// top
module top (
    input clk,                   
    input mode,                  
    input song,                  
    input plus,                  
    input minus,                 
    input rst,                   
    input set,                   
    input refer,                 
    input player1,               
    input player2,               
    output reg [8:0] rope,       
    output reg [1:0] sel,        
    output reg [1:0] ledr,       
    output reg [1:0] ledg,       
    output reg [1:0] ledb,       
    output reg [3:0] ledop,      
    output reg [7:0] segdata1,   
    output reg [7:0] segdata0,   
    output reg [7:0] seg,        
    output reg [7:0] sel8,       
    output reg ledplayer1,       
    output reg ledplayer2,       
    output reg buzzer,           
    output reg round_indicator_1, 
    output reg round_indicator_2 
);
make LEC_CHECK=0 ABC_AREA=1 CAP_MARGIN=5 CORE_MARGIN=2 CORE_UTILIZATION=72 CTS_CLUSTER_DIAMETER=357 CTS_CLUSTER_SIZE=14 HOLD_SLACK_MARGIN=-0.04 PLACE_DENSITY_LB_ADDON=0.14 SETUP_SLACK_MARGIN=1.25 SLEW_MARGIN=20 finish   # period 4.33 ns
run.sh (not shown) runs the stock make flow with config.mk's settings and CLKGATE_MAP_FILE=.
The starting point reached the layout checks and failed them: setup timing.
Rerun with:
==> flow/config.mk (replaced) <==
export PLATFORM = sky130hd
export DESIGN_NAME = top
export DESIGN_NICKNAME = top
export VERILOG_FILES = /design/flow/design.v
export SDC_FILE = /design/flow/constraint.sdc
export NUM_CORES = 4
export LEC_CHECK = 0
export CAP_MARGIN = 20
export CORE_MARGIN = 2
export CORE_UTILIZATION = 37
export PLACE_DENSITY = 0.6
export SLEW_MARGIN = 20
==> flow/constraint.sdc (replaced) <==
create_clock -name core_clock -period 11.3 [get_ports {clk}]
set_input_delay 2.2600 -clock core_clock [delete_from_list [all_inputs] [get_ports {clk}]]
set_output_delay 2.2600 -clock core_clock [all_outputs]
set_load 0.01 [all_outputs]
This time the run ran to the end with no violations.
Final area fell by 6.5%.
Global-route usage decreases by 20 points.
Clock skew drops by 27 ps.
Power shrinks by 51%.

Starting RTL as in the previous note.
make LEC_CHECK=0 CAP_MARGIN=0 CORE_ASPECT_RATIO=1.18 CORE_MARGIN=8 CORE_UTILIZATION=32 CTS_CLUSTER_SIZE=58 GPL_TIMING_DRIVEN=0 HOLD_SLACK_MARGIN=0.03 MIN_ROUTING_LAYER=met1 SETUP_SLACK_MARGIN=-0.52 SLEW_MARGIN=20 finish   # period 10.4 ns
The baseline completed without violations.
Next try:
- CAP_MARGIN: 0 -> 20
- CORE_ASPECT_RATIO: 1.18 -> unset
- CORE_MARGIN: 8 -> 2
- CORE_UTILIZATION: 32 -> 70
- CTS_CLUSTER_SIZE: 58 -> 35
- GPL_TIMING_DRIVEN: 0 -> unset
- HOLD_SLACK_MARGIN: 0.03 -> unset
- MIN_ROUTING_LAYER: met1 -> unset
- SETUP_SLACK_MARGIN: -0.52 -> unset
- clock period: 10.4 -> 6.49 ns (I/O delays scaled with it)
=> First-iteration DRC count stays flat. Cell area falls by 4.0%. Critical path depth went down by 4. Clock-buffer cell count came out lower by 21. Routed wire length is lower by 6.1%. Die size went down by 57%.
Next try:
- CORE_UTILIZATION: 70 -> 72
- PLACE_DENSITY: unset -> 0.7
- SETUP_SLACK_MARGIN: unset -> 1.7
Outcome: Core utilization came out higher by 3.1 points; critical path depth came out higher by 3; power grows by 0.97%; cell area went up by about 1.5%; clock skew is about the same.
Next try:
- CORE_UTILIZATION: 72 -> 40
- CTS_CLUSTER_SIZE: 35 -> unset
- PLACE_DENSITY: 0.7 -> 0.6
- SETUP_SLACK_MARGIN: 1.7 -> unset
- clock period: 6.49 -> 5.01 ns (I/O delays scaled with it)
=> The new run completed, yet does not pass: setup timing; non-clock buffer count rises by 105; setup slack got worse by 1300 ps; core utilization falls by 35 points.

== wip/sierra ==
Starting RTL as in the previous note.
export LEC_CHECK = 0
export ABC_AREA = 1
export CAP_MARGIN = 20
export CORE_ASPECT_RATIO = 0.8
export CORE_MARGIN = 2
export CORE_UTILIZATION = 72
export CTS_CLUSTER_DIAMETER = 53
export CTS_CLUSTER_SIZE = 42
export PLACE_DENSITY_LB_ADDON = 0.01
export SETUP_SLACK_MARGIN = 1.28
export SLEW_MARGIN = 20
create_clock -name core_clock -period 4.38 [get_ports {clk}]
Final checks on wip/sierra, whose flow otherwise completed, came back failing, citing setup timing.
[inputs] wip/cedar vs wip/sierra
Settings: changing CORE_UTILIZATION from 72 to 40; setting PLACE_DENSITY to 0.6 for the first time; removing SETUP_SLACK_MARGIN (formerly 1.28); removing CTS_CLUSTER_SIZE (formerly 42); removing ABC_AREA (formerly 1); removing CORE_ASPECT_RATIO (formerly 0.8); removing CTS_CLUSTER_DIAMETER (formerly 53); removing PLACE_DENSITY_LB_ADDON (formerly 0.01); changing the clock period (ns, I/O delays scaled along) from 4.38 to 7.79.
--- outcome ---
Changes observed in wip/cedar relative to wip/sierra: area of all sequential standard cells stayed essentially flat; power fell by about 30%.
wip/cedar finished end to end and its layout was clean on timing, DRC and antenna.
Taking wip/sierra as the reference, in wip/cedar total standard cell area after synthesis saw a decrease; number of cells in the finished layout apart from fillers saw a decrease.
Compared with wip/sierra, wip/cedar shows number of cell instances after yosys synthesis lower by 762.
Diff wip/sierra -> wip/cedar: post-route setup TNS higher, total CTS buffers now sits higher.
Worst hold slack in wip/cedar vs wip/sierra: up 0.18 ns
diff inputs: wip/cedar => wip/tundra
Settings: CORE_UTILIZATION changed from 40 to 66; CTS_CLUSTER_DIAMETER newly set to 357; the clock period (ns, I/O delays scaled along) changed from 7.79 to 5.78.
### Flow results
- Delta (wip/tundra minus wip/cedar): minimum setup slack in the final design went down by 1.27 ns, area of combinational cells with multiple inputs went up by 0.46%, standard cell core area went down by 40%.
- [compare] base=wip/cedar new=wip/tundra: tally of non-filler cells in the final layout dropped 557; final area now smaller.
- The overall power consumption of wip/tundra was inferior to that of wip/cedar.
Relative to wip/tundra, the following input files were edited for wip/umber:
Settings: changing CORE_UTILIZATION from 66 to 58; removing CTS_CLUSTER_DIAMETER (formerly 357); changing the clock period (ns, I/O delays scaled along) from 5.78 to 5.35.
- Taking wip/tundra as the reference, in wip/umber area growth from synthesis to layout went up; mapped cell area flat.
- There was hardly any difference in net switching fraction of the power between wip/umber and wip/tundra.
- On critical path depth: wip/umber sits below wip/tundra.
- wip/umber against wip/tundra: chip area went up by 0.010 mm²; top achievable clock speed went up by 7.2%; worst-case clock skew went down by 0.010 ns.
- Worst hold slack: wip/tundra vs wip/umber — no meaningful difference
- wip/umber vs wip/tundra: overall via count from detail_route down slightly

top again, from the RTL that the note above started with.
clock: 10.0 ns
lec_check: 0
cap_margin: 20
core_aspect_ratio: 1.63
core_margin: 2
core_utilization: 32
gpl_timing_driven: 0
min_routing_layer: met1
slew_margin: 20
Edit:
--- a/flow/config.mk
+++ b/flow/config.mk
@@ -9 +8,0 @@
-export CORE_ASPECT_RATIO = 1.63
@@ -11,3 +10,3 @@
-export CORE_UTILIZATION = 32
-export GPL_TIMING_DRIVEN = 0
-export MIN_ROUTING_LAYER = met1
+export CORE_UTILIZATION = 68
+export CTS_CLUSTER_SIZE = 29
+export PLACE_DENSITY = 0.6
==> flow/constraint.sdc (replaced) <==
create_clock -name core_clock -period 5.84 [get_ports {clk}]
set_input_delay 1.1680 -clock core_clock [delete_from_list [all_inputs] [get_ports {clk}]]
set_output_delay 1.1680 -clock core_clock [all_outputs]
set_load 0.01 [all_outputs]
Non-clock buffer count decreases by 109.
Cell area goes down by 2.4%.
Area after synthesis is unchanged.
Count of clock-buffer cells in the layout is higher by 2.
Combinational power rose by about 50%.
Synthesized cell count stays the same.
Via count falls by about 1%.

== v6 ==
Starting RTL as in the previous note.
clock: 4.51 ns
lec_check: 0
cap_margin: 30
cell_pad_in_sites_detail_placement: 0
core_margin: 2
core_utilization: 72
cts_cluster_diameter: 156
gpl_routability_driven: 1
max_routing_layer: met4
slew_margin: 20
tns_end_percent: 80
v6: complete, dirty (negative setup slack)
[inputs] v7 vs v6
Settings: clearing CTS_CLUSTER_DIAMETER, which used to be 156; clearing CELL_PAD_IN_SITES_DETAIL_PLACEMENT, which used to be 0; swapping 30 for 20 in CAP_MARGIN; clearing MAX_ROUTING_LAYER, which used to be met4; putting SETUP_SLACK_MARGIN at 0.8 where nothing was set; clearing GPL_ROUTABILITY_DRIVEN, which used to be 1; putting CTS_CLUSTER_SIZE at 36 where nothing was set; clearing TNS_END_PERCENT, which used to be 80; swapping 4.51 for 5.09 in the clock period (ns, I/O delays scaled along).
### Flow results
- | v7 | all stages done | FAIL | negative setup slack |
- v7 vs. v6: fmax went down by 1.9 MHz.
- Note that the worst-case vdd ir drop recorded for v6 amounts to 1.08 times the value seen in v7.
- In the reports for v6 and v7, the larger synthesis-to-finish area growth belongs to v6.
- Going from v6 to v7, routed wire length dropped 5900 um; global routing usage on met2 -1.5 points; sequential share of layout area moved up; utilization dropped 1.4 points.

Starting RTL as in the previous note.
export LEC_CHECK = 0
export CAP_MARGIN = 30
export CELL_PAD_IN_SITES_DETAIL_PLACEMENT = 2
export CORE_MARGIN = 4
export CORE_UTILIZATION = 16
export GPL_ROUTABILITY_DRIVEN = 1
export MAX_ROUTING_LAYER = met4
export SLEW_MARGIN = 0
export TNS_END_PERCENT = 80
create_clock -name core_clock -period 8.43 [get_ports {clk}]
==> next run, changes <==
Settings changed: CELL_PAD_IN_SITES_DETAIL_PLACEMENT 2 to 1, GPL_TIMING_DRIVEN set to 0.
Clock period 8.43 ns to 6.83 ns, I/O delays scaled along.
What happened: Via count falls by 3.9%; register-to-register slack loses 450 ps; synthesized cell count does not change; setup slack loses 450 ps; routed wire length falls by 21%; utilization went up by 0.26 points; non-clock buffer count went up by 155; final area rose by 1.4%; total power went up by 18%; fmax went up by 18%.
==> next run, changes <==
Settings changed: CAP_MARGIN 30 to 20, CELL_PAD_IN_SITES_DETAIL_PLACEMENT 1 to unset, CORE_MARGIN 4 to 2, CORE_UTILIZATION 16 to 59, GPL_ROUTABILITY_DRIVEN 1 to unset, GPL_TIMING_DRIVEN 0 to unset, MAX_ROUTING_LAYER met4 to unset, SLEW_MARGIN 0 to 20, TNS_END_PERCENT 80 to unset.
Clock period 6.83 ns to 5.09 ns, I/O delays scaled along.
What happened: This time the run finished with setup timing left. Flip-flop count does not change. Via count fell by 4.4%. Cell count fell by 31%. Global-route usage rose by 17 points. Setup slack degrades by 560 ps. Fmax rose by about 22%.
==> next run, changes <==
Settings changed: CORE_UTILIZATION 59 to 40, PLACE_DENSITY set to 0.6, SETUP_SLACK_MARGIN set to -0.66.
Clock period 5.09 ns to 7.79 ns, I/O delays scaled along.
Result: The changed run ran to the end with no violations. Synthesized cell count stays the same. Synthesized area does not change. Sequential cell count stays the same. Worst setup slack gets better by 1700 ps. Total power came out lower by a quarter to a third. Combinational power came out lower by a quarter to a third.
No activity file was given, so power comes from the tool's default toggle rates.
